## raven
==> flow/design.v <==
module ALU_STAGE (
  input clock_in,
  input [31:0] a_in,
  input [31:0] b_in,
  input [3:0] uop_in,
  output [31:0] result_out
);
reg [31:0] a_q;
reg [31:0] b_q;
reg [3:0] uop_q;
reg [31:0] result_q;
wire [31:0] alu_result;
ALU #(.DATA_WIDTH(32)) alu0 (
  .a_data_in(a_q),
  .b_data_in(b_q),
  .uop_in(uop_q),
  .result_out(alu_result)
);
always @(posedge clock_in) begin
  a_q <= a_in;
  b_q <= b_in;
  uop_q <= uop_in;
  result_q <= alu_result;
end
assign result_out = result_q;
endmodule

module ALU
  #(parameter DATA_WIDTH = 32)(
    input [DATA_WIDTH-1:0]  a_data_in,  
    input [DATA_WIDTH-1:0]  b_data_in,  
    input [3:0]             uop_in,
    output reg [DATA_WIDTH-1:0] result_out
);
always@(*) begin
  case(uop_in)
    4'b0000: result_out = a_data_in + b_data_in;
    4'b0001: result_out = a_data_in - b_data_in;
    4'b0010: result_out = a_data_in|b_data_in;
    4'b0011: result_out = a_data_in&b_data_in;
    4'b0100: result_out = a_data_in^b_data_in;
    4'b1000: result_out = a_data_in;
    4'b1001: result_out = b_data_in;
    4'b1010: result_out = ($signed(a_data_in)<$signed(b_data_in))?32'd1:32'd0;
    4'b1011: result_out = (a_data_in<b_data_in)?32'd1:32'd0;
    4'b1101: result_out = $signed(a_data_in) >>> b_data_in[4:0];
    4'b1110: result_out = a_data_in >> b_data_in[4:0];
    4'b1111: result_out = a_data_in << b_data_in[4:0];
    default: result_out = 32'h00000000;
  endcase
end
endmodule
Settings: LEC_CHECK=0, CAP_MARGIN=20, CELL_PAD_IN_SITES_DETAIL_PLACEMENT=1, CORE_ASPECT_RATIO=0.64, CORE_MARGIN=2, CORE_UTILIZATION=16, CTS_CLUSTER_DIAMETER=136, CTS_CLUSTER_SIZE=54, GPL_TIMING_DRIVEN=0, MIN_ROUTING_LAYER=met2, SLEW_MARGIN=5, TNS_END_PERCENT=15; clock period 4.0 ns.
run.sh (not shown) runs the stock make flow with config.mk's settings and CLKGATE_MAP_FILE=.
The flow for raven finished, though final verification flagged setup timing.
Edits applied to the flow inputs when going from raven to harbor:
Settings: a change of CTS_CLUSTER_DIAMETER from 136 to 374; a change of CORE_UTILIZATION from 16 to 72; a change of CTS_CLUSTER_SIZE from 54 to 100; an added ABC_AREA of 1; a deleted CELL_PAD_IN_SITES_DETAIL_PLACEMENT that had been 1; a deleted TNS_END_PERCENT that had been 15; an added PLACE_DENSITY_LB_ADDON of 0.0; a change of SLEW_MARGIN from 5 to 20; a deleted GPL_TIMING_DRIVEN that had been 0; a deleted MIN_ROUTING_LAYER that had been met2; a deleted CORE_ASPECT_RATIO that had been 0.64; a change of the clock period (ns, I/O delays scaled along) from 4.0 to 2.68.
Notes after the runs:
- Of the runs harbor and raven, none of them finished clean.
- Complete run, failing final checks: raven, reason setup timing.
- Side by side, power share of the combinational group turned out lower in harbor than in raven.
- harbor against raven: initial standard-cell utilization of the core went up 57 points; via count climbed 0.60%; number of cell instances after yosys synthesis increased 926.
Modified inputs, cedar compared to harbor
Settings: clearing PLACE_DENSITY_LB_ADDON, which used to be 0.0; swapping 374 for 353 in CTS_CLUSTER_DIAMETER; swapping 2.68 for 1.46 in the clock period (ns, I/O delays scaled along).
## What came out
Post-synthesis share of cell area spent on and, or, nand and nor gates: cedar vs harbor identical. As far as synthesized cell count goes, cedar and harbor are indistinguishable; the numbers are identical. As far as Yosys chip area goes, cedar and harbor are indistinguishable; the numbers are identical. From cedar to harbor, count of instantiated cells in the yosys netlist did not move at all. Re die size: no difference whatsoever between harbor and cedar. harbor → cedar: post-synthesis cell type count ~0 delta; die outline height shows no meaningful change; area fraction in xor and xnor cells held steady; global placement routability congestion rose 0.040. harbor -> cedar: number of buffers inserted by port buffering delta 0, exact match. Flow for cedar halted at detailed placement (3_5_place_dp), error code DPL-0033.
Input-level comparison between sierra and cedar:
Settings: CTS_CLUSTER_DIAMETER now 27, was 353; HOLD_SLACK_MARGIN now 0.29, previously not set; CORE_UTILIZATION now 69, was 72; CTS_CLUSTER_SIZE now 37, was 100; ABC_AREA no longer set, was 1; the clock period (ns, I/O delays scaled along) now 3.12, was 1.46.
--- outcome ---
What the final checks of sierra revealed, after a flow that finished every stage, was a layout that fails on setup timing. Die size (sierra vs. cedar) decreases by more than 10%. Comparing cedar and sierra, the lower aoi/oai-family share of the synthesized area is on cedar. [sierra] yosys synthesis chip area fell 15% relative to cedar. From cedar to sierra the numbers moved as follows: count of different cell masters after synthesis went up by about 120%; horizontal die dimension went down by 5.4%. The lower area after synthesis of cedar and sierra is in sierra.
Modified inputs, willow compared to sierra
Settings: CORE_UTILIZATION: 69 -> 9; HOLD_SLACK_MARGIN: 0.29 -> unset; CTS_CLUSTER_SIZE: 37 -> unset; CTS_CLUSTER_DIAMETER: 27 -> unset; the clock period (ns, I/O delays scaled along): 3.12 -> 4.67.
Results
Across sierra and willow, a clean result was obtained everywhere but in sierra.
Sort sierra and willow by row count asc -> top: sierra
Post-route total power down 35% in willow wrt sierra
The lower power share of the clock group of sierra and willow is in sierra.
willow -> sierra: sequential cell count delta 0, exact match
Diff sierra -> willow: number of global-route vias before repair shrank by about 13%; final cell count grew by 1302; total antenna diodes in the routed design shrank by 1.
willow vs sierra, pin count of the biggest net entering global routing went up by about 1.5%.
willow: required arrival time at the worst endpoint 1.58 ns above sierra
Combinational share of cell area, sierra and willow: higher on sierra
Between sierra and willow, cell area after layout increased.
Power is estimated from default activity; no workload was simulated.
